File: flow/config.mk
export PLATFORM = sky130hd
export DESIGN_NAME = pipelineProcessor
export DESIGN_NICKNAME = pipelineProcessor
export VERILOG_FILES = /design/flow/design.v
export SDC_FILE = /design/flow/constraint.sdc
export NUM_CORES = 4
export LEC_CHECK = 0
export CAP_MARGIN = 20
export CORE_MARGIN = 2
export CORE_UTILIZATION = 70
export CTS_CLUSTER_SIZE = 40
export SLEW_MARGIN = 20
File: flow/constraint.sdc
create_clock -name core_clock -period 5.12 [get_ports {clk}]
set_input_delay 1.0240 -clock core_clock [delete_from_list [all_inputs] [get_ports {clk}]]
set_output_delay 1.0240 -clock core_clock [all_outputs]
set_load 0.01 [all_outputs]
File: flow/design.v
module pc_counter(
		input clk,
		input reset,
		input [31:0] next_addr,
		output reg [31:0] current,
		input hazardStall);
	always @(posedge clk) begin
		if (reset == 1)
			current <= 32'h00003000;
		else if (hazardStall == 0)
			current <= next_addr;
	end
endmodule
module alu( output reg[31:0] aluresult, output zero,
            input[3:0] operation, input[31:0] data_a, input [31:0] data_b );
  assign zero = (aluresult == 32'b0);
  always @(*) begin
    case (operation)
      4'b0000: begin  
        aluresult = data_a & data_b;
      end
      4'b0001: begin  
        aluresult = data_a | data_b;
      end
      4'b0010: begin  
        aluresult = data_a + data_b;
      end
      4'b0110: begin  
        aluresult = data_a - data_b;
      end
      4'b0111: begin  
        if  
          ((data_a[31] == 1) && (data_b [31] == 0))
          begin
          aluresult = 1;
        end
       else if  
          ((data_b[31] == 1) && (data_a [31] == 0))
          begin
          aluresult = 0;
        end
        else  
        begin
          aluresult =  data_a < data_b ? 1 : 0;
      end
      end
      4'b1100: begin  
        aluresult = ~( data_a  | data_b );
      end
      default: begin
        aluresult = data_a + data_b;
      end
    endcase
  end
endmodule
module mux32_2_1(
	input s,
	input [31:0] in0,
	input [31:0] in1,
	output reg [31:0] out
	);
	always @(*)
		if (s==1) begin
			out = in1;
		end
		else begin
			out = in0;
		end
endmodule
module InstructionFetch(
    input clk,
		input reset,
		output [31:0] inst_addr,
		input [31:0] aluAddresult,
		output [31:0] instr_add_4,
		input pcSrc,
		input hazardStall,  
		input jump,
		input [31:0] jumpMux1
		);
	wire [31:0] next_addr;
	pc_counter pc_counter(
	    .clk (clk),
			.reset    (reset   ), 	 
			.next_addr    (next_addr), 	 
			.current  (inst_addr),	 
			.hazardStall(hazardStall));
	wire [31:0] mux2mux;
	mux32_2_1 mux32_2_1_b (
			.s    (pcSrc   ),  
			.in0  (instr_add_4 ),   
			.in1  (aluAddresult ),  
			.out  (mux2mux ));  
	alu aluPLus4 (
			.aluresult  (instr_add_4),  
			.zero       (      ), 		
			.operation  (4'b0010 ), 	 
			.data_a     (inst_addr), 	 
			.data_b     (32'd4    ));		 
  mux32_2_1 mux32_2_1_j (
			.s    (jump   ),  
			.in0  (mux2mux ),   
			.in1  (jumpMux1),  
			.out  (next_addr ));  
endmodule
module IFIDPipeReg(
		input reset,
		input[31:0] instr_add_4,
		output reg [31:0] IFIDinstr_add_4,
		input[31:0] instr,
		output reg [31:0] IFIDinstr,
		input ifFlush,  
		input stall,
		input clk);  
	always @(posedge clk)
	begin
		if (reset == 1) begin
			IFIDinstr <= 32'h0000;
		end
		else if (stall == 1) begin
			IFIDinstr <= IFIDinstr;
		end
		else if (ifFlush == 1) begin
			IFIDinstr <= 32'h0000;
		end
		else begin
			IFIDinstr_add_4 <= instr_add_4;
			IFIDinstr <= instr;
		end
	end
endmodule
module controlunit ( output reg regdest, output reg jump, output reg branch, output reg memread,
                     output reg memtoreg, output reg memwrite, output reg alusrc, output reg regwrite,
                     output reg[1:0] aluop, input [5:0] opcode );
  always @(*) begin
    {regdest, alusrc, memtoreg, regwrite, memread, memwrite, branch, jump, aluop}=10'b0000000000;
    case (opcode)
      6'b000000: begin  
        regdest = 1;
        regwrite = 1;
        aluop = 2'b10;
      end
      6'b100011: begin  
        alusrc = 1;
        memtoreg = 1;
        regwrite = 1;
        memread = 1;
      end
      6'b101011: begin  
        alusrc = 1;
	   memwrite = 1;
      end
      6'b000100: begin  
        branch = 1;
        aluop = 2'b01;
      end
      6'b001000: begin  
        regwrite = 1;
	alusrc = 1;
      end
      6'b001001: begin  
        regwrite = 1;
	   alusrc = 1;
      end
      6'b000010: begin  
        jump = 1;
      end
    endcase
  end
endmodule
module sign_extend(
	input [15:0] extendMe,
	output reg [31:0] extended);
	always @(*)
		begin if
				(extendMe[15] == 0)
			extended =  {16'b0000000000000000, extendMe};
		else
			extended =  {16'b1111111111111111, extendMe};
		end
endmodule
module shiftleft2(
	input [29:0] shiftMe,
	output reg [31:0] shifted);
	always @(*) begin
		shifted = {shiftMe[29:0], 2'b00};
	end
endmodule
module combineSLPC4(
	input [3:0] aluPlus4,
	input [25:0] instr,
	output reg [31:0] out
	);
	always @(*) begin
		out = {aluPlus4, instr, 2'b00};
	end
endmodule
module reg_file(
input [4:0] readReg1, readReg2, writeReg,
input [31:0] writeData,
input regWrite, clk,
output reg [31:0] readData1, readData2
);
reg [31:0] regFile [31:0];
always @(*) begin
	if (readReg1 == 0)
		readData1 = 0;
	else if (regWrite && writeReg == readReg1)
		readData1 = writeData;
	else
		readData1 = regFile[readReg1];
	if (readReg2 == 0)
		readData2 = 0;
	else if (regWrite && writeReg == readReg2)
		readData2 = writeData;
	else
		readData2 = regFile[readReg2];
end
always @(posedge clk) begin
	if (regWrite && writeReg != 0)
		regFile[writeReg] <= writeData;
end
endmodule
module comparator(
		input [31:0] readData1,
		input [31:0] readData2,
		output reg IFFlush,
		input [5:0] IFIDinstr,
		output reg PCSrc,
		output reg jump,
		output zero
		);
	alu alu (
			.aluresult  (  ),
			.zero       (zero      ),
			.operation  (4'b0110 ),
			.data_a     (readData1    ),
			.data_b     (readData2    ));
	always @(*) begin
    case (IFIDinstr)
      6'b000010: begin
		IFFlush = 1;
		PCSrc = 0;
		jump = 1;
      end
      6'b000100: begin  
		IFFlush = zero;
		PCSrc = zero;
		jump = 0;
      end
      default: begin
        IFFlush = 0;
		PCSrc = 0;
		jump = 0;
      end
    endcase
  end
endmodule
module andGate(input in0, input in1, output reg out);
	always @(*) begin
		if ((in0 == 1 ) && (in1 == 1))
				out = 1;
		else
			out = 0;
		end
endmodule
module InstructionDecode(
		input [31:0] IFIDinstr,
		input [31:0] IFIDinstr_add_4,
		output [31:0] aluAddresult,
		input [4:0] writeReg,
		input [31:0] writeData,
		input regWrite,
		input clk,
		input stall,
		output [31:0] readData1,
		output [31:0] data_out,
		output ifflush,
		output pcSrc,
		output [31:0] signExtended,
		output jump,
		output [31:0] aluAddB
		);
	wire [31:0] branchOffset;
	sign_extend sign_extend (
			.extendMe  (IFIDinstr[15:0]),  
			.extended  (signExtended));  
	shiftleft2 shiftleft2 (
			.shiftMe  (signExtended[29:0]),   
			.shifted  (branchOffset ));		 
	alu aluAdd (
			.aluresult  (aluAddresult ),  
			.zero       (      ),  
			.operation  (4'b0010),  
			.data_a     (IFIDinstr_add_4  ),   
			.data_b     (branchOffset    ));  
	combineSLPC4 combineSLPC4 (
		.aluPlus4  (IFIDinstr_add_4[31:28]),  
		.instr  (IFIDinstr[25:0] ),  
		.out  (aluAddB ));	 
	reg_file reg_file (
			.readReg1   (IFIDinstr[25:21]),  
			.readReg2   (IFIDinstr[20:16]),  
			.writeReg   (writeReg  ),    
			.writeData  (writeData ),    
			.regWrite   (regWrite  ),    
			.clk        (clk       ),    
			.readData1  (readData1 ),    
			.readData2  (data_out ));   
	wire ifflushInternal, pcSrcAnd, jumpInternal, zero;
	comparator c1(
			.readData1 (readData1),
			.readData2 (data_out),
			.IFFlush (ifflushInternal),
			.IFIDinstr (IFIDinstr[31:26]),
			.PCSrc (pcSrcAnd),
			.jump (jumpInternal),
			.zero (zero));
	wire go = ~stall;
	andGate andGate (
		.in0  (ifflushInternal ),
		.in1  (go ),
		.out  (ifflush ));
	andGate andGate2 (
		.in0  (pcSrcAnd ),
		.in1  (go ),
		.out  (pcSrc ));
	andGate andGate3 (
		.in0  (jumpInternal ),
		.in1  (go ),
		.out  (jump ));
endmodule
module IDEXPipeReg(
	input reset,
	input bubble,
	input regdestID,
	input mem_readID,
	input memtoregID,
	input MemWriteSafe,
	input alusrcID,
	input RegWriteHazardSafe,
	input [1:0] aluopID,
	output reg regdest,
	output reg mem_readEX,
	output reg memtoregEX,
	output reg MemWriteSafeEX,
	output reg alusrc,
	output reg RegWriteHazardSafeEX,
	output reg [1:0] aluop,
	input  [31:0] readData1ID,
	input  [31:0] readData2ID,
	output reg [31:0] readData1EX,
	output reg  [31:0] readData2EX,
	input [31:0] extendedID,
	output reg [31:0] extendedEX,
	input [31:0] IFIDinstr,
	output reg [31:0] IDEXinstr,
	input clk);
	always @(posedge clk)
	begin
		if (reset == 1 || bubble == 1) begin
			mem_readEX <= 0;
			MemWriteSafeEX <= 0;
			RegWriteHazardSafeEX <= 0;
		end
		else begin
			mem_readEX <= mem_readID;
			MemWriteSafeEX <= MemWriteSafe;
			RegWriteHazardSafeEX <= RegWriteHazardSafe;
		end
		regdest <= regdestID;
		memtoregEX <= memtoregID;
		alusrc <= alusrcID;
		aluop <= aluopID;
		readData1EX <= readData1ID;
		readData2EX <= readData2ID;
		extendedEX <= extendedID;
		IDEXinstr <= IFIDinstr;
	end
endmodule
module alu_control(input[1:0] aluop, input[5:0] funct, output reg[3:0] operation );
  always @(*) begin
    if (aluop == 2'b00)
      operation = 4'b0010;       
    else if (aluop == 2'b01)
      operation = 4'b0110;       
    else if (aluop == 2'b10 && funct == 6'b100000)
      operation = 4'b0010;       
    else if (aluop[1] == 1 && funct == 6'b100010)
      operation = 4'b0110;        
    else if (aluop == 2'b10 && funct == 6'b100100)
      operation = 4'b0000;       
    else if (aluop == 2'b10 && funct== 6'b100101)
      operation = 4'b0001;       
    else if (aluop == 2'b10 && funct == 6'b101010)
      operation = 4'b0111;       
    else
      operation = 4'b0010;       
  end
endmodule
module mux4_4_1(
		input [31:0] IDEX,
		input [31:0] EXMEM,
		input [31:0] MEMWB,
		input [1:0] s,
		output reg [31:0] aluInput);
	always @(*)
	    case (s)
     2'b10 : begin 
        aluInput = EXMEM;
      end
     2'b01 : begin 
        aluInput = MEMWB;
      end
     default : begin 
        aluInput = IDEX;
      end
	    endcase
endmodule
module mux4_2_1(
		input [4:0] in0,
		input [4:0] in1,
		input s,
		output reg [4:0] out);
	always @(*)
		if (s==1) begin
			out = in1;
	 end
	 else begin
			out = in0;
	 end
endmodule
module execute(
		input [1:0] alu_op,
		output [31:0] data_addrEXMEM,
		input [31:0] IDEXreadData1,
		input [31:0] IDEXreadData2,
		input [31:0] EXMEMresult,
		input [31:0] MEMWBresult,
		input [31:0] IDEXsignExtended,
		input [31:0] IDEXinstr,
		input alu_src,
		input [1:0] fwdA,
		input [1:0] fwdB,
		input regdest,
		output [4:0] writeReg,
		output [31:0] fwdBMux
		);
	wire [3:0] operation;
	alu_control alu_control (
			.aluop      (alu_op),   
			.funct      (IDEXinstr[5:0]     ),  
			.operation  (operation ));  
	wire [31:0] readData1;
	wire [31:0] readData2;
	mux4_4_1 fwdmuxa (
			.IDEX      (IDEXreadData1     ),
			.EXMEM     (EXMEMresult       ),
			.MEMWB     (MEMWBresult       ),
			.s         (fwdA        ),
			.aluInput  (readData1 ));
	mux4_4_1 fwdmuxb (
			.IDEX      (IDEXreadData2     ),
			.EXMEM     (EXMEMresult       ),
			.MEMWB     (MEMWBresult       ),
			.s         (fwdB        ),
			.aluInput  (fwdBMux ));
	mux32_2_1 mux32_2_1 (
			.s    (alu_src   ),
			.in0  (fwdBMux ),
			.in1  (IDEXsignExtended ),
			.out  (readData2 ));
	alu aluMain (
			.aluresult  (data_addrEXMEM),
			.zero       (      ),
			.operation  (operation ),
			.data_a     (readData1    ),
			.data_b     (readData2    ));
	mux4_2_1 mux4_2_1 (
			.in0  (IDEXinstr[20:16]),
			.in1  (IDEXinstr[15:11]),
			.s    (regdest),
			.out  (writeReg));
endmodule
module EXMEMPipeReg(
		input reset,
		input [4:0] writeRegEX,
		input [31:0] data_addrEX,
		input [31:0] writeDataEX,
		input mem_readEX, memwrite,
		input RegWriteEx, memtoregEX,
		output reg [4:0] writeRegMEM,
		output reg [31:0] data_addr,
		output reg [31:0] writeData,
		output reg mem_read, mem_write,
		output reg RegWriteMem, memtoregMEM,
		input clk);
	always @(posedge clk) begin
		if (reset == 1) begin
			mem_read <= 0;
			mem_write <= 0;
			RegWriteMem <= 0;
		end
		else begin
			mem_read <= mem_readEX;
			mem_write <= memwrite;
			RegWriteMem <= RegWriteEx;
		end
		writeRegMEM <= writeRegEX;
		data_addr <= data_addrEX;
		writeData <= writeDataEX;
		memtoregMEM <= memtoregEX;
	end
endmodule
module MEMWBPipeReg(
	input reset,
	input [31:0] read_data,
	input [31:0] data_addr,
	input [4:0] writeRegMem,
	input regWriteMem,
	input memtoregMem,
	output reg [31:0] read_dataIF,
	output reg [31:0] data_addrIF,
	output reg [4:0] writeRegMemIF,
	output reg regWrite,
	output reg memtoreg,
	input clk);
	always @(posedge clk) begin
		if (reset == 1)
			regWrite <= 0;
		else
			regWrite <= regWriteMem;
		data_addrIF <= data_addr;
		memtoreg <= memtoregMem;
		writeRegMemIF <= writeRegMem;
		read_dataIF <= read_data;
	end
endmodule
module HazardDetector(
		input [4:0] IDEXinstrRt2016,
		input [4:0] IFIDinstrRs2521,
		input [4:0] IFIDinstrRt2016,
		input IDEXMemRead,
		input IDbranch,
		input IDEXRegWrite,
		input [4:0] IDEXWriteReg,
		input EXMEMRegWrite,
		input [4:0] EXMEMWriteReg,
		output reg stall,
		input RegWrite,
		input MemWrite,
		output reg RegWriteSafe,
		output reg MemWriteSafe);
	reg loadUse, branchWait;
	always @(*) begin
		loadUse = (IDEXMemRead == 1) &&
			((IDEXinstrRt2016 == IFIDinstrRs2521) || (IDEXinstrRt2016 == IFIDinstrRt2016));
		branchWait = (IDbranch == 1) && (
			((IDEXRegWrite == 1) && (IDEXWriteReg != 0) &&
			 ((IDEXWriteReg == IFIDinstrRs2521) || (IDEXWriteReg == IFIDinstrRt2016))) ||
			((EXMEMRegWrite == 1) && (EXMEMWriteReg != 0) &&
			 ((EXMEMWriteReg == IFIDinstrRs2521) || (EXMEMWriteReg == IFIDinstrRt2016))));
		stall = loadUse || branchWait;
		if (stall) begin
			RegWriteSafe = 0;
			MemWriteSafe = 0;
		end
		else begin
			RegWriteSafe = RegWrite;
			MemWriteSafe = MemWrite;
		end
	end
endmodule
module ForwardingUnit(
		input [4:0] IDEXinstrRt2016,
		input [4:0] IDEXinstrRs2521,
		input EXMEMRegWrite,
		input [4:0] EXMEMRegRd1511,
		input MEMWBRegWrite,
		input [4:0] MEMWBRegRd1511,
		output reg [1:0] fwdA,
		output reg [1:0] fwdB
		);
	always @(*)
	begin
		fwdA = 2'b00;
		fwdB = 2'b00;
		if ((EXMEMRegWrite == 1) && (EXMEMRegRd1511 != 0)) begin
			if (EXMEMRegRd1511 == IDEXinstrRs2521) begin
				fwdA = 2'b10;
			end
			if (EXMEMRegRd1511 == IDEXinstrRt2016) begin
				fwdB = 2'b10;
			end
		end
		if ((EXMEMRegWrite == 0) || (EXMEMRegRd1511 == 0 || EXMEMRegRd1511 != IDEXinstrRs2521)) begin
			if ((MEMWBRegWrite == 1) && (MEMWBRegRd1511 != 0)) begin
				if (MEMWBRegRd1511 == IDEXinstrRs2521) begin
					fwdA = 2'b01;
				end
			end
		end
		if ((EXMEMRegWrite == 0) || (EXMEMRegRd1511 == 0 || EXMEMRegRd1511 != IDEXinstrRt2016)) begin
			if ((MEMWBRegWrite == 1) && (MEMWBRegRd1511 != 0)) begin
				if (MEMWBRegRd1511 == IDEXinstrRt2016) begin
					fwdB = 2'b01;
				end
			end
		end
	end
endmodule
module pipelineProcessor(
	input clk,
	input reset,
	output [31:0]  inst_addr,
	input  [31:0]  instr,
	output [31:0]  data_addr,
	output  [31:0]  data_out,
	output        mem_read,
	output          mem_write,
	input  [31:0]  data_in
	);
	wire [31:0] instr_add_4;
	wire [31:0] aluAddresult;
	wire [31:0] IFIDinstr;
	wire [31:0] jumpMux1;
	wire pcSrc, jump, stall, ifFlush;
	InstructionFetch InstructionFetch (
	  .clk   (clk),
		.reset         (reset        ),
		.inst_addr     (inst_addr    ),
		.aluAddresult  (aluAddresult ),
		.instr_add_4   (instr_add_4  ),
		.pcSrc         (pcSrc        ),
		.hazardStall	(stall ),
		.jump         (jump),
		.jumpMux1     (jumpMux1));
	wire [31:0] IFIDinstr_add_4;
	IFIDPipeReg IFIDPipeReg (
		.reset            (reset           ),
		.instr_add_4      (instr_add_4     ),
		.IFIDinstr_add_4  (IFIDinstr_add_4 ),
		.instr            (instr           ),
		.IFIDinstr        (IFIDinstr       ),
		.ifFlush          (ifFlush         ),
		.stall            (stall           ),
		.clk              (clk             ));
	wire [1:0] aluopID;
	wire regdestID, jumpID, branchID, mem_readID, memtoregID, MemWriteHazard;
	wire alusrcID, RegWriteHazard;
	controlunit controlunit (
		.regdest   (regdestID  ),
		.jump      (jumpID     ),
		.branch    (branchID   ),
		.memread   (mem_readID  ),
		.memtoreg  (memtoregID ),
		.memwrite  (MemWriteHazard ),
		.alusrc    (alusrcID   ),
		.regwrite  (RegWriteHazard ),
		.aluop     (aluopID    ),
		.opcode    (IFIDinstr[31:26]   ));
	wire [31:0] readData1ID;
	wire [31:0] readData2ID;
	wire [31:0] signExtended;
	wire [4:0] writeReg;
	wire [31:0] writeData;
	wire regWrite;
	InstructionDecode InstructionDecode (
		.IFIDinstr        (IFIDinstr       ),
		.IFIDinstr_add_4  (IFIDinstr_add_4 ),
		.aluAddresult     (aluAddresult    ),
		.writeReg         (writeReg        ),
		.writeData        (writeData       ),
		.regWrite         (regWrite        ),
		.clk              (clk             ),
		.stall            (stall           ),
		.readData1        (readData1ID       ),
		.data_out         (readData2ID        ),
		.ifflush          (ifFlush         ),
		.pcSrc            (pcSrc           ),
		.signExtended     (signExtended    ),
		.jump 			  (jump)			,
		.aluAddB		  (jumpMux1));
	wire [31:0] extendedEX;
	wire [31:0] IDEXreadData1, IDEXreadData2, IDEXinstr2;
	wire [1:0] alu_op;
	wire regdest, mem_readEX, memtoregEX, mem_writeEX, alusrc, RegWriteEx;
	wire RegWriteSafe, MemWriteSafe;
	IDEXPipeReg IDEXPipeReg (
		.reset                 (reset                ),
		.bubble                (stall                ),
		.regdestID             (regdestID            ),
		.mem_readID            (mem_readID           ),
		.memtoregID            (memtoregID           ),
		.MemWriteSafe          (MemWriteSafe         ),
		.alusrcID              (alusrcID             ),
		.RegWriteHazardSafe    (RegWriteSafe  		 ),
		.aluopID               (aluopID              ),
		.regdest               (regdest              ),
		.mem_readEX            (mem_readEX           ),
		.memtoregEX            (memtoregEX           ),
		.MemWriteSafeEX        (mem_writeEX       ),
		.alusrc                (alusrc               ),
		.RegWriteHazardSafeEX  (RegWriteEx		 ),
		.aluop                 (alu_op                ),
		.readData1ID           (readData1ID          ),
		.readData2ID           (readData2ID          ),
		.readData1EX           (IDEXreadData1          ),
		.readData2EX           (IDEXreadData2          ),
		.extendedID            (signExtended           ),
		.extendedEX            (extendedEX           ),
		.IFIDinstr			   (IFIDinstr			  ),
		.IDEXinstr				(IDEXinstr2			  ),
		.clk                   (clk                  ));
	wire [31:0] data_addrEX;
	wire [1:0] fwdA, fwdB;
	wire [4:0] writeRegEX;
	wire [31:0] writeDataEX;
	execute execute (
		.alu_op            (alu_op           ),
		.data_addrEXMEM    (data_addrEX   ),
		.IDEXreadData1     (IDEXreadData1    ),
		.IDEXreadData2     (IDEXreadData2    ),
		.EXMEMresult       (data_addr      ),
		.MEMWBresult       (writeData      ),
		.IDEXsignExtended  (extendedEX  ),
		.IDEXinstr         (IDEXinstr2        ),
		.alu_src           (alusrc          ),
		.fwdA              (fwdA             ),
		.fwdB              (fwdB             ),
		.regdest           (regdest          ),
		.writeReg          (writeRegEX       ),
		.fwdBMux		   (writeDataEX		));
	wire [4:0] writeRegMEM;
	wire RegWriteMem, memtoregMEM;
	EXMEMPipeReg EXMEMPipeReg (
		.reset        (reset       ),
		.writeRegEX   (writeRegEX  ),
		.data_addrEX  (data_addrEX ),
		.writeDataEX  (writeDataEX ),
		.mem_readEX   (mem_readEX  ),
		.memwrite     (mem_writeEX    ),
		.RegWriteEx   (RegWriteEx  ),
		.memtoregEX   (memtoregEX  ),
		.writeRegMEM  (writeRegMEM ),
		.data_addr    (data_addr   ),
		.writeData    (data_out   ),
		.mem_read     (mem_read    ),
		.mem_write    (mem_write   ),
		.RegWriteMem  (RegWriteMem ),
		.memtoregMEM  (memtoregMEM ),
		.clk          (clk         ));
	wire [31:0] read_dataIF, data_addrIF;
	wire memtoreg;
	MEMWBPipeReg MEMWBPipeReg (
		.reset          (reset         ),
		.read_data      (data_in     ),
		.data_addr      (data_addr     ),
		.writeRegMem    (writeRegMEM   ),
		.regWriteMem    (RegWriteMem  ),
		.memtoregMem    (memtoregMEM   ),
		.read_dataIF    (read_dataIF   ),
		.data_addrIF    (data_addrIF   ),
		.writeRegMemIF  (writeReg ),
		.regWrite       (regWrite      ),
		.memtoreg       (memtoreg      ),
		.clk            (clk           ));
	mux32_2_1 mux32_2_1data (
		.s    (memtoreg   ),
		.in0  (data_addrIF ),
		.in1  (read_dataIF ),
		.out  (writeData ));
	HazardDetector HazardDetector (
		.IDEXinstrRt2016  (IDEXinstr2[20:16] ),
		.IFIDinstrRs2521  (IFIDinstr[25:21] ),
		.IFIDinstrRt2016  (IFIDinstr[20:16] ),
		.IDEXMemRead      (mem_readEX     ),
		.IDbranch         (branchID        ),
		.IDEXRegWrite     (RegWriteEx      ),
		.IDEXWriteReg     (writeRegEX      ),
		.EXMEMRegWrite    (RegWriteMem     ),
		.EXMEMWriteReg    (writeRegMEM     ),
		.stall            (stall           ),
		.RegWrite         (RegWriteHazard        ),
		.MemWrite         (MemWriteHazard        ),
		.RegWriteSafe     (RegWriteSafe    ),
		.MemWriteSafe     (MemWriteSafe    ));
	ForwardingUnit ForwardingUnit (
		.IDEXinstrRt2016  (IDEXinstr2[20:16] ),
		.IDEXinstrRs2521  (IDEXinstr2[25:21] ),
		.EXMEMRegWrite    (RegWriteMem   ),
		.EXMEMRegRd1511   (writeRegMEM  ),
		.MEMWBRegWrite    (regWrite   ),
		.MEMWBRegRd1511   (writeReg  ),
		.fwdA             (fwdA            ),
		.fwdB             (fwdB            ));
endmodule
File: flow/run.sh
#!/bin/bash
# the make line also repeats each setting of config.mk as NAME=value (left out here)
make -C /OpenROAD-flow-scripts/flow DESIGN_CONFIG=/design/flow/config.mk WORK_HOME=/design/flow/orfs CLKGATE_MAP_FILE= finish
==> results of run 1 <==
through the flow:
| stage | hold WS (ns) | cells |
|---|---|---|
| after detailed placement | 0.312 | 6520 |
| after global placement | 0.313 | 6520 |
| after floorplan | 0.310 | 4575 |
==> flow_summary.ini, run 1 <==
; physical design summary
[synthesis]
top_area_cell = edfxtp_1
simple_gate_area_share_pct = 5.56
syn_avg_cell_area_um2 = 15.0
xor_share_pct = 1.65
yosysMostFrequentCell = edfxtp_1
top_area_share_pct = 46.7
top_cells_by_count = edfxtp_1, mux4_2, dfxtp_1
ys_cells = 4544
ys.flop_type = edfxtp_1
ys_seq_share_pct = 56.0
async_reset_ff_share_pct = 0
muxShareOfSynthArea_pct = 22.8
topCellsByArea = edfxtp_1, mux4_2, dfxtp_1
ys_ff = 1372
ys_top_logic_family = multiplexers
compound_area_share_pct = 7.92
synth_area_um2 = 67900
yosys.cell_types.count = 91
edf_count = 1056
adder_share_pct = 3.07
yosysWarnings = 19
synthCells = 4544
ys_area_um2 = 67900

[place]
place_ws_ns = -1.25
gp_congestion = 1.00
dpl.hpwl_um = 153000
dpl-instance-area_um2 = 77700
portBuffers = 163

[die]
top_level_ports = 164
die_w_um = 316
dieHeight_um = 316
core_um2 = 96400
fp_util_pct = 70.5
dieArea_um2 = 99600
num_rows = 114

[run_status]
error = [ERROR DPL-0033] detailed placement checks failed during check placement.
status = aborted with a tool error
flow.stopped_at = clock tree synthesis
==> inputs of run 2 (changes only) <==
- CTS_CLUSTER_SIZE: 40 -> 59
- GPL_TIMING_DRIVEN: unset -> 1
- PLACE_DENSITY_LB_ADDON: unset -> 0.02
- SLEW_MARGIN: 20 -> 15
- clock period: 5.12 -> 5.41 ns (I/O delays scaled with it)
==> run 2 against run 1 <==
Compared with the run above: the flow stops in global routing; synthesized area unchanged; synthesized cell count unchanged; die size unchanged.
==> flow_summary.ini, run 2 <==
; physical design summary
[die]
die_w_um = 316
num_rows = 114
dieHeight_um = 316
top_level_ports = 164
fp_util_pct = 70.5
dieArea_um2 = 99600
core_um2 = 96400

[synthesis]
top_area_cell = edfxtp_1
simple_gate_area_share_pct = 5.56
ys_area_um2 = 67900
adder_share_pct = 3.07
ys_ff = 1372
compound_area_share_pct = 7.92
muxShareOfSynthArea_pct = 22.8
ys_top_logic_family = multiplexers
top_cells_by_count = edfxtp_1, mux4_2, dfxtp_1
syn_avg_cell_area_um2 = 15.0
synthCells = 4544
ys.flop_type = edfxtp_1
ys_cells = 4544
top_area_share_pct = 46.7
yosysWarnings = 19
topCellsByArea = edfxtp_1, mux4_2, dfxtp_1
edf_count = 1056
synth_area_um2 = 67900
xor_share_pct = 1.65
yosysMostFrequentCell = edfxtp_1
ys_seq_share_pct = 56.0
yosys.cell_types.count = 91
async_reset_ff_share_pct = 0

[clocking]
root_buffer = clkbuf_16
clkSinkCount = 1372
clock_path_buffers = 3
numCtsBuffers = 139
h-tree-depth = 4

[run_status]
status = aborted with a tool error
flow.stopped_at = global routing

[place]
place_ws_ns = -0.865
gp_congestion = 0.982
dpl.hpwl_um = 150000
post-place-cells = 6448
portBuffers = 163
## run 2: metrics by stage
step / utilization, % / cell area [µm²]
after CTS: 87.7 / 84600
after detailed placement: 79.9 / 77100
after global placement: 79.8 / 77000
after floorplan: - / 68900
## run 2: repair_timing
action                                  4_1_cts
gates cloned                                 22
hold buffers                                  0
setup buffers                                91
resized                                     366
pin swaps                                    87
endpoints found under the setup margin      119
==> inputs of run 3 (changes only) <==
- CORE_UTILIZATION: 70 -> 67
- CTS_CLUSTER_SIZE: 59 -> 35
- GPL_TIMING_DRIVEN: 1 -> unset
- HOLD_SLACK_MARGIN: unset -> 0.27
- PLACE_DENSITY_LB_ADDON: 0.02 -> unset
- SETUP_SLACK_MARGIN: unset -> 1.5
- SLEW_MARGIN: 15 -> 20
- clock period: 5.41 -> 5.98 ns (I/O delays scaled with it)
==> run 3 against run 2 <==
Compared with the run above: now fails the layout checks on negative setup slack; synthesized cell count unchanged; synthesized area did not move; die size rose by 4.4%.
==> flow_summary.ini, run 3 <==
; synthesis and place-and-route metrics
[synthesis]
ys_area_um2 = 67900
ys_top_logic_family = multiplexers
synth_area_um2 = 67900
top_area_share_pct = 46.7
ys_ff = 1372
ys_cells = 4544
ys_seq_share_pct = 56.0
xor_share_pct = 1.65
syn_avg_cell_area_um2 = 15.0
yosysWarnings = 19
edf_count = 1056
top_area_cell = edfxtp_1
compound_area_share_pct = 7.92
muxShareOfSynthArea_pct = 22.8
yosysMostFrequentCell = edfxtp_1
top_cells_by_count = edfxtp_1, mux4_2, dfxtp_1
adder_share_pct = 3.07
yosys.cell_types.count = 91
async_reset_ff_share_pct = 0
simple_gate_area_share_pct = 5.56
synthCells = 4544
ys.flop_type = edfxtp_1
topCellsByArea = edfxtp_1, mux4_2, dfxtp_1

[place]
post-place-cells = 6204
dpl.hpwl_um = 134000
portBuffers = 163
gp_congestion = 0.996
dpl-instance-area_um2 = 74700

[final_layout]
area_growth_pct = 20.4
utilization_pct = 81.5
n_fill_cell = 5089
postLayoutCellArea_um2 = 81800
final_cells = 6593
nets = 5347

[route]
drt_wl_total_um = 254000
drt_iter0_drc = 8839
viasPerCell = 7.73
num_vias = 51000
antenna_left = 0
wl_per_cell_um = 38.6
drc = 0
drt-pass1-iter-count = 9

[setup_path]
crit_buf_inv = 17
worstSetupPathType = register to register
path_max_fanout = 7
ff2ff_path_depth = 35
cp.depth = 35
critPathCaptureType = register
worst_r2r_endpoint = InstructionFetch.pc_counter.current[31]$_SDFFE_PP0N_
worstPathArrival_ns = 6.82
crit_slowest_cell = mux4_2
crit_family = buffers and inverters
reg2reg_slack_ns = -0.18
crit_required_ns = 6.63
slowest_delay_ns = 0.55
crit_path_end = InstructionFetch.pc_counter.current[31]$_SDFFE_PP0N_
cp-start-kind = register
path_common_cell = buf_6

[clocking]
root_buffer = clkbuf_16
clk_pin_slew_ns = 0.07
numCtsBuffers = 141
clock_path_buffers = 3
h-tree-depth = 4
cts_tree = built
clkSinkCount = 1372
worstSkewPairLatency_ns = 0.81
cts_hold_buf = 0

[sta]
setup_ws_ns = -0.185
fmax_ghz = 0.162
rsz0062_at_grt = yes
hold_slack_ns = 0.329
fin_crit_ns = 6.16
hold_viol = 0
fin_skew_ns = 0.0489
drv_slew = 0
setup_viol = 70
tightest_slew_ns = 1.40
period_used_pct = 103
maxSlewHeadroom_pct = 6.24

[die]
fp_util_pct = 67.8
die_w_um = 322
dieArea_um2 = 104000
core_um2 = 100000
dieHeight_um = 322
num_rows = 116
top_level_ports = 164

[grt]
grt_pass1_vias = 49300
antenna_found_initial = 8
gr-usage-all-layers_pct = 47.3
grt_overflow = 0
grt_max_degree = 71
grt_pass1_wl_um = 347000

[power]
combPwrFrac_pct = 29.6
seqPwrFrac_pct = 40.3
vdd_drop_max_mv = 0.461
p_leak_nw = 28.4
power_mw = 30.6
p_clk_share_pct = 30.1
swShare_pct = 33.3
powerClk_mw = 9.22
comb_cell_power_mw = 9.06
top_power_group = sequential cells
p_switching_mw = 10.2
p_per_area_nw_per_um2 = 374
internal_power_mw = 20.4
sequentialPower_mw = 12.3

[run_status]
status = finished with violations
so_faults = negative setup slack

[min_path]
min_path_type = register to register
hold_start = IDEXPipeReg.memtoregEX$_DFF_P_
min_path_cells = 0
hold_end = EXMEMPipeReg.memtoregMEM$_DFF_P_

[run]
warnings = 99
cap_viol_max_count = 0
-- run 3: area by class of cell --
class	count	area (µm²)	share of cell area, %
clock inverters	81	719	0.880
diodes	7	17.5	0.0214
flip-flops and latches	1372	38100	46.6
repair buffers	712	7360	9.00
well taps	1357	1700	2.08
clock buffers	175	3780	4.63
inverters	199	747	0.913
multi-input cells	2690	29400	35.9
-- run 3: metrics by stage --
stage	setup slack (ns)	TNS [ns]
2_1_floorplan	0.285	0
3_3_place_gp	-0.198	-8.68
3_5_place_dp	-0.359	-21.11
4_1_cts	0.125	0
5_1_grt	-0.272	-12.83
6_report	-0.185	-6.72
-- run 3: per-layer routing --
metal / vias up / track usage [%] / share of wire [%]
met1: 24500 / 59.3 / 30
met2: 5626 / 71.9 / 44
met4: 2 / 28.7 / 8.5
met3: 1616 / 15.9 / 17
met5: - / 0 / 0.0043
li1: 19300 / - / -
-- run 3: repair_timing --
item / in CTS / in global routing
resized: 99 / 152
pin swaps: 33 / 60
gates cloned: 11 / 4
buffers inserted: 72 / 38
setup endpoints to repair: 132 / 134
==> inputs of run 4 (changes only) <==
- ABC_AREA: unset -> 0
- CELL_PAD_IN_SITES_GLOBAL_PLACEMENT: unset -> 2
- CORE_ASPECT_RATIO: unset -> 0.63
- CORE_UTILIZATION: 67 -> 71
- CTS_CLUSTER_DIAMETER: unset -> 176
- CTS_CLUSTER_SIZE: 35 -> unset
- GPL_ROUTABILITY_DRIVEN: unset -> 0
- HOLD_SLACK_MARGIN: 0.27 -> 0.23
- MAX_ROUTING_LAYER: unset -> met4
- MIN_ROUTING_LAYER: unset -> met2
- PLACE_DENSITY: unset -> 0.6
- SETUP_SLACK_MARGIN: 1.5 -> unset
- clock period: 5.98 -> 10.7 ns (I/O delays scaled with it)
==> run 4 against run 3 <==
Compared with the run above: the run now fails in global placement without I/O; synthesized cell count did not move; die size decreased by 5.5%; synthesized area did not move.
==> flow_summary.ini, run 4 <==
; physical design summary
[synthesis]
ys_ff = 1372
xor_share_pct = 1.65
async_reset_ff_share_pct = 0
ys.flop_type = edfxtp_1
top_area_share_pct = 46.7
synthCells = 4544
ys_area_um2 = 67900
ys_cells = 4544
simple_gate_area_share_pct = 5.56
muxShareOfSynthArea_pct = 22.8
ys_seq_share_pct = 56.0
yosys.cell_types.count = 91
edf_count = 1056
top_cells_by_count = edfxtp_1, mux4_2, dfxtp_1
top_area_cell = edfxtp_1
ys_top_logic_family = multiplexers
yosysMostFrequentCell = edfxtp_1
synth_area_um2 = 67900
syn_avg_cell_area_um2 = 15.0
adder_share_pct = 3.07
compound_area_share_pct = 7.92
topCellsByArea = edfxtp_1, mux4_2, dfxtp_1
yosysWarnings = 19

[die]
die_w_um = 394
num_rows = 90
dieArea_um2 = 98300
dieHeight_um = 250
fp_util_pct = 71.3
core_um2 = 95300

[run_status]
error = [ERROR GPL-0301] Utilization 105.830 % exceeds 100%.
flow.stopped_at = global placement without I/O
status = aborted with a tool error
==> inputs of run 5 (changes only) <==
- ABC_AREA: 0 -> unset
- CELL_PAD_IN_SITES_GLOBAL_PLACEMENT: 2 -> unset
- CORE_ASPECT_RATIO: 0.63 -> 0.85
- CORE_UTILIZATION: 71 -> 72
- CTS_CLUSTER_DIAMETER: 176 -> 81
- CTS_CLUSTER_SIZE: unset -> 25
- GPL_ROUTABILITY_DRIVEN: 0 -> unset
- HOLD_SLACK_MARGIN: 0.23 -> unset
- MAX_ROUTING_LAYER: met4 -> unset
- MIN_ROUTING_LAYER: met2 -> unset
- PLACE_DENSITY: 0.6 -> unset
- SETUP_SLACK_MARGIN: unset -> -0.5
- TNS_END_PERCENT: unset -> 5
- clock period: 10.7 -> 6.61 ns (I/O delays scaled with it)
==> run 5 against run 4 <==
Compared with the run above: now fails the layout checks on negative setup slack; synthesized cell count stayed put; die size is 1.4% lower; synthesized area stayed put.
==> flow_summary.ini, run 5 <==
; synthesis and place-and-route metrics
[die]
dieArea_um2 = 96900
num_rows = 103
fp_util_pct = 72.9
die_w_um = 337
core_um2 = 93200
dieHeight_um = 287
top_level_ports = 164

[synthesis]
ys.flop_type = edfxtp_1
topCellsByArea = edfxtp_1, mux4_2, dfxtp_1
xor_share_pct = 1.65
yosysWarnings = 19
simple_gate_area_share_pct = 5.56
ys_cells = 4544
adder_share_pct = 3.07
synthCells = 4544
top_area_cell = edfxtp_1
async_reset_ff_share_pct = 0
top_cells_by_count = edfxtp_1, mux4_2, dfxtp_1
ys_ff = 1372
yosysMostFrequentCell = edfxtp_1
edf_count = 1056
ys_seq_share_pct = 56.0
ys_area_um2 = 67900
syn_avg_cell_area_um2 = 15.0
muxShareOfSynthArea_pct = 22.8
synth_area_um2 = 67900
compound_area_share_pct = 7.92
top_area_share_pct = 46.7
yosys.cell_types.count = 91
ys_top_logic_family = multiplexers

[run]
cap_viol_max_count = 0
warnings = 96

[min_path]
min_path_cells = 0
hold_end = MEMWBPipeReg.memtoreg$_DFF_P_
hold_start = EXMEMPipeReg.memtoregMEM$_DFF_P_
min_path_type = register to register

[grt]
gr-usage-all-layers_pct = 45.2
grt_pass1_wl_um = 313000
grt_max_degree = 71
antenna_found_initial = 5
grt_pass1_vias = 46300
grt_overflow = 0

[sta]
fin_skew_ns = 0.0364
fmax_ghz = 0.141
tightest_slew_ns = 1.21
hold_viol = 0
hold_slack_ns = 0.330
period_used_pct = 107
maxSlewHeadroom_pct = 19.3
setup_viol = 109
fin_crit_ns = 7.09
drv_slew = 0
setup_ws_ns = -0.476

[route]
drt-pass1-iter-count = 8
viasPerCell = 7.73
drt_wl_total_um = 216000
antenna_left = 0
drc = 0
drt_iter0_drc = 8349
num_vias = 46700
wl_per_cell_um = 35.6

[power]
seqPwrFrac_pct = 49.4
top_power_group = sequential cells
p_per_area_nw_per_um2 = 302
sequentialPower_mw = 11.1
p_clk_share_pct = 21.3
internal_power_mw = 15.1
powerClk_mw = 4.81
combPwrFrac_pct = 29.2
p_switching_mw = 7.41
vdd_drop_max_mv = 0.299
comb_cell_power_mw = 6.59
p_leak_nw = 25.2
swShare_pct = 32.9

[setup_path]
reg2reg_slack_ns = -0.48
worstSetupPathType = register to register
worst_r2r_endpoint = InstructionFetch.pc_counter.current[29]$_SDFFE_PP0N_
crit_required_ns = 7.22
path_cells = buf_4, buf_12, mux4_2, mux4_2, mux2i_1, nand2_1, o21ai_0, or2_2, ha_1, nand2_1, buf_4, a21oi_1, a21oi_1, o21ai_1, a2111oi_0, a31oi_1, nor4b_4, and2_1, buf_4, buf_12, o21ai_1, a211o_1, a21oi_1
cp-start-kind = register
crit_slowest_cell = a2111oi_0
crit_buf_inv = 5
worstPathArrival_ns = 7.70
crit_path_end = InstructionFetch.pc_counter.current[29]$_SDFFE_PP0N_
ff2ff_path_depth = 23
crit_family = AND-OR/OR-AND gates
cp.depth = 23
slowest_delay_ns = 0.60
path_max_fanout = 43
critPathCaptureType = register

[clocking]
clk_pin_slew_ns = 0.11
postCtsSetupBuffers = 0
worstSkewPairLatency_ns = 0.70
root_buffer = clkbuf_16
ctsResizeCount = 0
numCtsBuffers = 66
cts_tree = built
clock_path_buffers = 3
cts_hold_buf = 0
clkSinkCount = 1372
h-tree-depth = 3

[final_layout]
nets = 4986
utilization_pct = 80.2
area_growth_pct = 9.92
postLayoutCellArea_um2 = 74700
n_fill_cell = 4896

[run_status]
so_faults = negative setup slack
status = finished with violations

[place]
dpl.hpwl_um = 135000
portBuffers = 163
gp_congestion = 1.02
place_ws_ns = -0.201
dpl-instance-area_um2 = 72700
## run 5: metrics by stage
stage | TNS, ns | std cells | total power, mW
final | -33.44 | 6051 | 22.5
after floorplan | -5.58 | 4575 | 15.0
after detailed placement | -1.26 | 5947 | 17.6
after global placement | -0.0740 | 5947 | 17.4
after global routing | -37.35 | 6050 | 23.1
after CTS | -9.00 | 6046 | 22.2
## run 5: routing by layer
layer | share of wire, % | vias to the layer above | wire [µm] | global-route usage (%)
li1 | - | 18400 | - | -
met1 | 32 | 22900 | 69400 | 60.2
met2 | 46 | 4471 | 98900 | 68.7
met3 | 15 | 926 | 32000 | 11.8
met4 | 7.1 | 4 | 15200 | 25.9
met5 | 0.049 | - | 105 | 0
## run 5: area by class of cell
type | count | area [µm²] | area share, %
well taps | 1260 | 1580 | 2.11
diodes | 5 | 12.5 | 0.0168
clock inverters | 12 | 141 | 0.189
repair buffers | 426 | 4040 | 5.41
flip-flops and latches | 1372 | 38100 | 51.0
inverters | 199 | 747 | 1.00
clock buffers | 87 | 1770 | 2.37
multi-input cells | 2690 | 28300 | 37.9
==> inputs of run 6 (changes only) <==
- CAP_MARGIN: 20 -> 40
- CORE_ASPECT_RATIO: 0.85 -> unset
- CORE_UTILIZATION: 72 -> 59
- CTS_CLUSTER_DIAMETER: 81 -> unset
- CTS_CLUSTER_SIZE: 25 -> 14
- SETUP_SLACK_MARGIN: -0.5 -> unset
- TNS_END_PERCENT: 5 -> unset
- clock period: 6.61 -> 4.29 ns (I/O delays scaled with it)
==> run 6 against run 5 <==
Compared with the run above: still fails the layout checks on negative setup slack; first-iteration DRC count decreased by 26%; synthesized area is the same; sequential power rose by 54%; global-route usage shrank 7.6 points; total power rose by 98%; via count increased by 4.4%; synthesized cell count stayed put; clock power rose to 2.6 times the previous value; die size grew 22%; sequential share of layout area decreased by 8.0 points; non-clock buffer count increased by 842; largest power group unchanged.
==> flow_summary.ini, run 6 <==
; synthesis and place-and-route metrics
[power]
p_switching_mw = 14.2
swShare_pct = 31.8
seqPwrFrac_pct = 38.3
comb_cell_power_mw = 14.9
power_mw = 44.6
top_power_group = sequential cells
sequentialPower_mw = 17.1
combPwrFrac_pct = 33.4
internal_power_mw = 30.4
p_clk_share_pct = 28.3
powerClk_mw = 12.6
p_per_area_nw_per_um2 = 503
p_leak_nw = 31.7
vdd_drop_max_mv = 0.582

[sta]
fin_skew_ns = 0.0524
maxSlewHeadroom_pct = 35.0
setup_ws_ns = -1.63
rsz0062_at_grt = yes
period_used_pct = 138
hold_slack_ns = 0.333
setup_tns_ns = -180.06
setup_viol = 133
fin_crit_ns = 5.92
fmax_ghz = 0.169
tightest_slew_ns = 0.975
hold_viol = 0
drv_slew = 0

[place]
dpl.hpwl_um = 143000
portBuffers = 163
post-place-cells = 6863
dpl-instance-area_um2 = 79100
place_ws_ns = -2.02
gp_congestion = 0.961

[min_path]
hold_end = EXMEMPipeReg.memtoregMEM$_DFF_P_
hold_start = IDEXPipeReg.memtoregEX$_DFF_P_
min_path_type = register to register
min_path_cells = 0

[synthesis]
synth_area_um2 = 67900
syn_avg_cell_area_um2 = 15.0
edf_count = 1056
simple_gate_area_share_pct = 5.56
xor_share_pct = 1.65
async_reset_ff_share_pct = 0
yosysMostFrequentCell = edfxtp_1
synthCells = 4544
ys_area_um2 = 67900
compound_area_share_pct = 7.92
muxShareOfSynthArea_pct = 22.8
yosys.cell_types.count = 91
adder_share_pct = 3.07
top_area_cell = edfxtp_1
topCellsByArea = edfxtp_1, mux4_2, dfxtp_1
yosysWarnings = 19
ys_seq_share_pct = 56.0
ys_ff = 1372
top_cells_by_count = edfxtp_1, mux4_2, dfxtp_1
top_area_share_pct = 46.7
ys_top_logic_family = multiplexers
ys.flop_type = edfxtp_1
ys_cells = 4544

[run_status]
so_faults = negative setup slack
status = finished with violations

[die]
dieHeight_um = 343
top_level_ports = 164
num_rows = 124
dieArea_um2 = 118000
core_um2 = 114000
die_w_um = 343
fp_util_pct = 59.4

[grt]
grt_pass1_wl_um = 320000
grt_max_degree = 64
grt_pass1_vias = 48500
antenna_found_initial = 4
gr-usage-all-layers_pct = 37.6
grt_overflow = 0

[clocking]
clk_pin_slew_ns = 0.06
cts_tree = built
h-tree-depth = 4
clock_path_buffers = 3
worstSkewPairLatency_ns = 0.83
root_buffer = clkbuf_16
clkSinkCount = 1372
cts_hold_buf = 0
numCtsBuffers = 145

[setup_path]
reg2reg_slack_ns = -1.63
worstPathArrival_ns = 6.61
path_max_fanout = 8
cp.depth = 28
crit_family = multiplexers
cp-start-kind = register
crit_required_ns = 4.99
crit_buf_inv = 9
worst_r2r_endpoint = InstructionFetch.pc_counter.current[10]$_SDFFE_PP0N_
worstSetupPathType = register to register
slowest_delay_ns = 0.51
critPathCaptureType = register
crit_slowest_cell = mux4_2
ff2ff_path_depth = 28
crit_path_end = InstructionFetch.pc_counter.current[10]$_SDFFE_PP0N_

[final_layout]
utilization_pct = 77.5
area_growth_pct = 30.4
final_cells = 7310
postLayoutCellArea_um2 = 88600
nets = 5907

[route]
viasPerCell = 6.68
drt_iter0_drc = 6207
drt-pass1-iter-count = 6
num_vias = 48800
drt_wl_total_um = 224000
antenna_left = 0
drc = 0
wl_per_cell_um = 30.7

[run]
cap_viol_max_count = 0
warnings = 99
-- run 6: cell type report --
type / instances / area (µm²)
flip-flops and latches: 1372 / 38100
multi-input cells: 2690 / 30900
fillers: 6637 / 25800
repair buffers: 1268 / 12100
clock buffers: 183 / 3910
well taps: 1512 / 1890
clock inverters: 84 / 876
inverters: 199 / 752
diodes: 2 / 5.00
-- run 6: routing by layer --
metal	up-vias	wire (µm)	part of all wire, %	track usage [%]
li1	20400	-	-	-
met1	24800	82600	37	51.4
met2	3015	106000	47	59.3
met3	620	25100	11	8.65
met4	8	9800	4.4	14.7
met5	-	193	0.086	0.921
-- run 6: timing repair --
action                     in CTS  in global routing
resized                       407                237
setup endpoints to repair     133                135
setup buffers                 131                 62
cloned                          7                  9
pin swaps                     193                155
==> inputs of run 7 (changes only) <==
- ABC_AREA: unset -> 1
- CTS_CLUSTER_DIAMETER: unset -> 327
- SETUP_SLACK_MARGIN: unset -> 0.24
==> run 7 against run 6 <==
Compared with the run above: the layout still fails its checks (negative setup slack); combinational power is essentially flat; critical path type unchanged; clock skew down 0.011 ns; critical path depth shrank 2; first-iteration DRC count up 72%.
==> flow_summary.ini, run 7 <==
; synthesis and place-and-route metrics
[run_status]
status = finished with violations
so_faults = negative setup slack

[sta]
period_used_pct = 113
fin_crit_ns = 4.84
tightest_slew_ns = 1.02
hold_viol = 0
fmax_ghz = 0.206
maxSlewHeadroom_pct = 32.1
hold_slack_ns = 0.336
rsz0062_at_grt = yes
fin_skew_ns = 0.0416
setup_ws_ns = -0.554
setup_viol = 121
drv_slew = 0

[clocking]
cts_hold_buf = 0
clkSinkCount = 1372
cts_tree = built
clock_path_buffers = 3
root_buffer = clkbuf_16
numCtsBuffers = 107
clk_pin_slew_ns = 0.07
worstSkewPairLatency_ns = 0.77
h-tree-depth = 3

[setup_path]
worst_r2r_endpoint = IFIDPipeReg.IFIDinstr_add_4[2]$_DFFE_PP_
cp-start-kind = register
cp.depth = 26
ff2ff_path_depth = 26
crit_buf_inv = 7
crit_slowest_cell = dfxtp_4
crit_family = AND-OR/OR-AND gates
worstSetupPathType = register to register
reg2reg_slack_ns = -0.55
crit_required_ns = 4.73
slowest_delay_ns = 0.44
critPathCaptureType = register
crit_path_end = IFIDPipeReg.IFIDinstr_add_4[2]$_DFFE_PP_
path_max_fanout = 23
worstPathArrival_ns = 5.29

[synthesis]
ys_ff = 1372
top_area_share_pct = 44.8
topCellsByArea = edfxtp_1, o21ai_0, dfxtp_1
ys_cells = 7782
yosys.cell_types.count = 67
ys_seq_share_pct = 53.8
xor_share_pct = 1.38
ys_top_logic_family = AND-OR/OR-AND gates
edf_count = 1056
yosysWarnings = 19
top_cells_by_count = o21ai_0, edfxtp_1, a21oi_1
async_reset_ff_share_pct = 0
top_area_cell = edfxtp_1
yosysMostFrequentCell = o21ai_0
ys_area_um2 = 70700
compound_area_share_pct = 23.4
muxShareOfSynthArea_pct = 0.336
ys.flop_type = edfxtp_1
synthCells = 7782
syn_avg_cell_area_um2 = 9.09
adder_share_pct = 2.95
synth_area_um2 = 70700
simple_gate_area_share_pct = 11.4

[grt]
grt_pass1_wl_um = 406000
gr-usage-all-layers_pct = 44.6
antenna_found_initial = 9
grt_overflow = 0
grt_pass1_vias = 64700
grt_max_degree = 63

[power]
combPwrFrac_pct = 35.7
internal_power_mw = 27.2
swShare_pct = 34.4
seqPwrFrac_pct = 41.4
p_clk_share_pct = 22.8
p_switching_mw = 14.2
top_power_group = sequential cells
comb_cell_power_mw = 14.8
sequentialPower_mw = 17.1
powerClk_mw = 9.45
p_leak_nw = 34.8
power_mw = 41.4
vdd_drop_max_mv = 0.436
p_per_area_nw_per_um2 = 456

[min_path]
hold_end = EXMEMPipeReg.memtoregMEM$_DFF_P_
min_path_type = register to register
hold_start = IDEXPipeReg.memtoregEX$_DFF_P_
min_path_cells = 0

[run]
cap_viol_max_count = 0
warnings = 99

[place]
gp_congestion = 0.989
place_ws_ns = -0.930
dpl.hpwl_um = 176000
portBuffers = 163
post-place-cells = 10100

[final_layout]
regArea_um2 = 38100
logic_area_um2 = 31000
n_fill_cell = 8183
nets = 8948
area_growth_pct = 28.4
final_cells = 10400

[route]
drt_iter0_drc = 10600
num_vias = 68700
viasPerCell = 6.62
drt-pass1-iter-count = 12
wl_per_cell_um = 27.5
antenna_left = 0
drc = 0
drt_wl_total_um = 286000

[die]
dieArea_um2 = 123000
num_rows = 127
dieHeight_um = 350
die_w_um = 350
core_um2 = 119000
fp_util_pct = 59.2
top_level_ports = 164
-- run 7: per-stage QoR --
step | util (%) | TNS, ns | area, µm²
2_1_floorplan | - | 0 | 71700
3_3_place_gp | 68.8 | -74.68 | 82000
3_5_place_dp | 69.0 | -76.41 | 82300
4_1_cts | 74.4 | -33.35 | 88800
5_1_grt | 76.0 | -72.35 | 90700
6_report | 76.0 | -50.26 | 90800
-- run 7: layout make-up --
cell class	count	share of cell area (%)
clock inverters	4	0.0620
diodes	4	0.0110
well taps	1612	2.22
repair buffers	1347	15.5
clock buffers	155	3.22
multi-input cells	5224	34.1
flip-flops and latches	1372	42.0
repair inverters	6	0.0827
inverters	659	2.84
-- run 7: layer usage --
layer	vias to the layer above	wire [µm]	GRT usage (%)
li1	29600	-	-
met1	32000	98800	56.5
met2	5574	124000	68.1
met3	1507	39900	11.4
met4	18	23200	28.8
met5	-	136	0
-- run 7: timing repair --
| item | 4_1_cts | 5_1_grt |
|---|---|---|
| gates resized | 470 | 327 |
| pin swaps | 101 | 146 |
| setup buffers | 65 | 39 |
| setup endpoints to repair | 133 | 132 |
| gates cloned | 36 | 19 |
==> inputs of run 8 (changes only) <==
- ABC_AREA: 1 -> unset
- CAP_MARGIN: 40 -> 20
- CORE_UTILIZATION: 59 -> 20
- CTS_CLUSTER_DIAMETER: 327 -> unset
- CTS_CLUSTER_SIZE: 14 -> unset
- GPL_TIMING_DRIVEN: unset -> 1
- PLACE_DENSITY_LB_ADDON: unset -> 0.02
- SETUP_SLACK_MARGIN: 0.24 -> unset
- SLEW_MARGIN: 20 -> 15
- clock period: 4.29 -> 12.0 ns (I/O delays scaled with it)
==> run 8 against run 7 <==
Compared with the run above: via count down 37%; synthesized cell count down 42%; utilization down 52 points; the run now finishes clean; non-clock buffer count down 1030.
==> flow_summary.ini, run 8 <==
; synthesis and place-and-route metrics
[grt]
busiest_layer = met2
grt_overflow = 0
grt_max_degree = 80
use_met1_pct = 24.3
antenna_found_initial = 41
gr-usage-all-layers_pct = 17.3
grtUsageMet2_pct = 27.5
grt_pass1_vias = 45000
grt_pass1_wl_um = 410000
grtUsageMet3_pct = 2.94

[sta]
setup_tns_ns = 0
maxSlewHeadroom_pct = 21.9
setup_viol = 0
period_used_pct = 72.1
hold_viol = 0
tightest_slew_ns = 1.14
hold_slack_ns = 0.328
rsz0062_at_grt = no
fmax_ghz = 0.116
fin_crit_ns = 8.65
drv_slew = 0
fin_skew_ns = 0.0494

[setup_path]
crit_buf_inv = 4
worst_r2r_endpoint = IFIDPipeReg.IFIDinstr_add_4[7]$_DFFE_PP_
path_max_fanout = 37
cp-start-kind = register
worstPathArrival_ns = 9.19
worstSetupPathType = register to register
slowest_delay_ns = 1.00
ff2ff_path_depth = 21
cp.depth = 21
crit_family = multiplexers
crit_required_ns = 12.54
critPathCaptureType = register
crit_slowest_cell = dfxtp_4
path_common_cell = buf_4
reg2reg_slack_ns = 3.35
path_cells = buf_4, mux4_2, mux4_2, mux2i_1, nand2_1, o21ai_0, or2_2, ha_1, a21oi_1, o211ai_1, a21boi_0, o32a_1, o21ai_0, mux2i_1, o2111ai_1, nor4b_4, buf_4, and2_1, buf_4, nor3_2, buf_4
crit_path_end = IFIDPipeReg.IFIDinstr_add_4[7]$_DFFE_PP_

[power]
vdd_drop_max_mv = 0.0890
top_power_group = sequential cells
p_leak_nw = 26.5
powerClk_mw = 5.49
seqPwrFrac_pct = 40.2
sequentialPower_mw = 6.21
p_per_area_nw_per_um2 = 190
internal_power_mw = 10.4
comb_cell_power_mw = 3.76
combPwrFrac_pct = 24.3
p_switching_mw = 5.10
swShare_pct = 33.0
p_clk_share_pct = 35.5

[synthesis]
synthCells = 4544
yosysMostFrequentCell = edfxtp_1
topCellsByArea = edfxtp_1, mux4_2, dfxtp_1
ys_top_logic_family = multiplexers
top_area_share_pct = 46.7
syn_avg_cell_area_um2 = 15.0
top_area_cell = edfxtp_1
edf_count = 1056
ys.flop_type = edfxtp_1
muxShareOfSynthArea_pct = 22.8
adder_share_pct = 3.07
top_cells_by_count = edfxtp_1, mux4_2, dfxtp_1
async_reset_ff_share_pct = 0
ys_seq_share_pct = 56.0
compound_area_share_pct = 7.92
yosysWarnings = 19
ys_cells = 4544
synth_area_um2 = 67900
ys_ff = 1372
simple_gate_area_share_pct = 5.56
xor_share_pct = 1.65
ys_area_um2 = 67900
yosys.cell_types.count = 91

[route]
antenna_left = 0
drt-pass1-iter-count = 8
viasPerCell = 4.59
drt_wl_total_um = 305000
wl_per_cell_um = 32.2
drt_iter0_drc = 3631
drc = 0
num_vias = 43400

[clocking]
root_buffer = clkbuf_16
cts_hold_buf = 0
postCtsSetupBuffers = 0
cts_tree = built
clock_path_buffers = 4
h-tree-depth = 4
clkSinkCount = 1372
worstSkewPairLatency_ns = 0.88
clk_pin_slew_ns = 0.06
numCtsBuffers = 186
ctsResizeCount = 0

[die]
fp_util_pct = 20.0
num_rows = 214
dieHeight_um = 587
dieArea_um2 = 344000
core_um2 = 339000
top_level_ports = 164
die_w_um = 587

[place]
post-place-cells = 9113
portBuffers = 163
gp_congestion = 0.756
dpl.hpwl_um = 193000

[final_layout]
final_cells = 9456
utilization_pct = 24.1
nets = 4997
area_growth_pct = 20.1

[min_path]
min_path_type = register to register
hold_start = EXMEMPipeReg.memtoregMEM$_DFF_P_
min_path_cells = 0
hold_end = MEMWBPipeReg.memtoreg$_DFF_P_

[run]
cap_viol_max_count = 0
warnings = 95

[run_status]
status = no timing/DRC/antenna violations
==> run 8: metal layers <==
| metal | up-vias | share of wire [%] |
|---|---|---|
| met3 | 360 | 5.3 |
| met4 | 4 | 2.7 |
| met5 | - | 0.0089 |
| met1 | 23200 | 46 |
| li1 | 18600 | - |
| met2 | 1253 | 46 |
==> run 8: layout make-up <==
cell class	count	area [µm²]
Fill cell	35300	257000
Sequential cell	1372	38100
Multi-Input combinational cell	2690	28300
Tap cell	4536	5680
Clock buffer	261	5210
Timing Repair Buffer	317	2920
Inverter	199	748
Clock inverter	70	627
Antenna cell	11	27.5
==> run 8: stage by stage <==
step                      worst slack (ns)  instance area (µm²)  power (mW)
after floorplan                       3.76                68100        8.25
after global placement                3.10                75700        10.2
after detailed placement              3.12                75800        10.2
after CTS                             3.09                81600        15.8
after global routing                  2.79                81600        16.2
final                                 3.35                81600        15.5
==> inputs of run 9 (changes only) <==
- CORE_UTILIZATION: 20 -> 66
- GPL_TIMING_DRIVEN: 1 -> unset
- PLACE_DENSITY_LB_ADDON: 0.02 -> unset
- SLEW_MARGIN: 15 -> 20
- clock period: 12.0 -> 7.07 ns (I/O delays scaled with it)
==> run 9 against run 8 <==
Compared with the run above: still clean; hold slack improved by 0.015 ns; global-route usage up 22 points; sequential share of layout area grew 2.8 points; synthesized cell count unchanged; flip-flop count did not move; critical endpoint is now InstructionFetch.pc_counter.current[10]$_SDFFE_PP0N_; largest power group unchanged.
==> flow_summary.ini, run 9 <==
; synthesis and place-and-route metrics
[run_status]
status = no timing/DRC/antenna violations

[clocking]
clkSinkCount = 1372
root_buffer = clkbuf_16
h-tree-depth = 4
clock_path_buffers = 3
cts_tree = built
numCtsBuffers = 142
clk_pin_slew_ns = 0.07
worstSkewPairLatency_ns = 0.77

[synthesis]
yosysMostFrequentCell = edfxtp_1
syn_avg_cell_area_um2 = 15.0
ys.flop_type = edfxtp_1
yosysWarnings = 19
ys_area_um2 = 67900
muxShareOfSynthArea_pct = 22.8
adder_share_pct = 3.07
edf_count = 1056
synth_area_um2 = 67900
top_area_cell = edfxtp_1
simple_gate_area_share_pct = 5.56
ys_cells = 4544
synthCells = 4544
ys_seq_share_pct = 56.0
topCellsByArea = edfxtp_1, mux4_2, dfxtp_1
yosys.cell_types.count = 91
ys_ff = 1372
xor_share_pct = 1.65
top_cells_by_count = edfxtp_1, mux4_2, dfxtp_1
async_reset_ff_share_pct = 0
compound_area_share_pct = 7.92
ys_top_logic_family = multiplexers
top_area_share_pct = 46.7

[grt]
grt_pass1_wl_um = 303000
grt_max_degree = 78
use_met1_pct = 53.4
grt_overflow = 0
grtUsageMet3_pct = 10.9
antenna_found_initial = 6
grt_pass1_vias = 44600
grtUsageMet2_pct = 61.0
busiest_layer = met2
gr-usage-all-layers_pct = 39.5

[sta]
setup_tns_ns = 0
rsz0062_at_grt = no
period_used_pct = 95.5
hold_viol = 0
maxSlewHeadroom_pct = 28.2
fmax_ghz = 0.148
tightest_slew_ns = 1.07
drv_slew = 0
fin_crit_ns = 6.75
fin_skew_ns = 0.0265
setup_viol = 0
hold_slack_ns = 0.343

[power]
seqPwrFrac_pct = 43.7
top_power_group = sequential cells
comb_cell_power_mw = 5.87
p_per_area_nw_per_um2 = 311
power_mw = 24.0
powerClk_mw = 7.64
sequentialPower_mw = 10.5
internal_power_mw = 16.5
combPwrFrac_pct = 24.5
vdd_drop_max_mv = 0.344
swShare_pct = 31.0
p_switching_mw = 7.45
p_clk_share_pct = 31.8
p_leak_nw = 26.3

[setup_path]
crit_slowest_cell = mux4_2
path_max_fanout = 36
slowest_delay_ns = 0.53
ff2ff_path_depth = 24
path_cells = buf_12, buf_12, buf_16, buf_6, mux4_2, mux4_2, mux2i_1, nand2_1, o21ai_0, or2_2, ha_1, nand2b_1, nor3_1, a2111oi_0, nand4_1, nor4_1, nand4_1, nor4b_4, buf_4, and2_1, buf_4, mux2i_1, a21oi_1, a22o_1
worstPathArrival_ns = 7.39
crit_required_ns = 7.71
crit_path_end = InstructionFetch.pc_counter.current[10]$_SDFFE_PP0N_
crit_buf_inv = 6
worstSetupPathType = register to register
worst_r2r_endpoint = InstructionFetch.pc_counter.current[10]$_SDFFE_PP0N_
critPathCaptureType = register
crit_family = simple AND/OR/NAND/NOR gates
cp-start-kind = register
cp.depth = 24
reg2reg_slack_ns = 0.32

[die]
dieArea_um2 = 106000
core_um2 = 102000
die_w_um = 325
num_rows = 117
top_level_ports = 164
dieHeight_um = 325
fp_util_pct = 66.7

[run]
cap_viol_max_count = 0
warnings = 96

[route]
viasPerCell = 7.29
antenna_left = 0
antennaDiodeCount = 0
drt-pass1-iter-count = 7
wl_per_cell_um = 33.2
drc = 0
drt_wl_total_um = 207000
num_vias = 45500
drt_iter0_drc = 6476

[final_layout]
postLayoutCellArea_um2 = 77000
area_growth_pct = 13.4
nets = 4992
utilization_pct = 75.6

[place]
dpl-instance-area_um2 = 72300
dpl.hpwl_um = 128000
portBuffers = 163
gp_congestion = 0.983

[min_path]
min_path_type = register to register
hold_end = MEMWBPipeReg.memtoreg$_DFF_P_
hold_start = EXMEMPipeReg.memtoregMEM$_DFF_P_
min_path_cells = 0
-- run 9: per-stage QoR --
step / worst slack, ns / instances
floorplan: 0.286 / 4575
global placement: 0.341 / 5981
detailed placement: 0.259 / 5983
CTS: 0.138 / 6243
global route: 0.0106 / 6245
finish: 0.319 / 6245
-- run 9: final cells by class --
cell class              count  area [µm²]
multi-input cells        2690       28300
repair buffers            356        3500
clock buffers             177        3810
well taps                1368        1710
flip-flops and latches   1372       38100
fillers                  6080       24900
inverters                 199         747
clock inverters            83         855
-- run 9: layer usage --
| metal | routed length (µm) | vias up |
|---|---|---|
| met4 | 9640 | 8 |
| met5 | 60 | - |
| met2 | 97000 | 3516 |
| li1 | - | 18500 |
| met1 | 72000 | 22800 |
| met3 | 28400 | 628 |
-- run 9: timing repair --
item / CTS / global route
setup endpoints to repair: 0 / 106
setup buffers: 0 / 2
resized: 0 / 10
hold buffers: 0 / 0
Power is estimated from default activity; no workload was simulated.
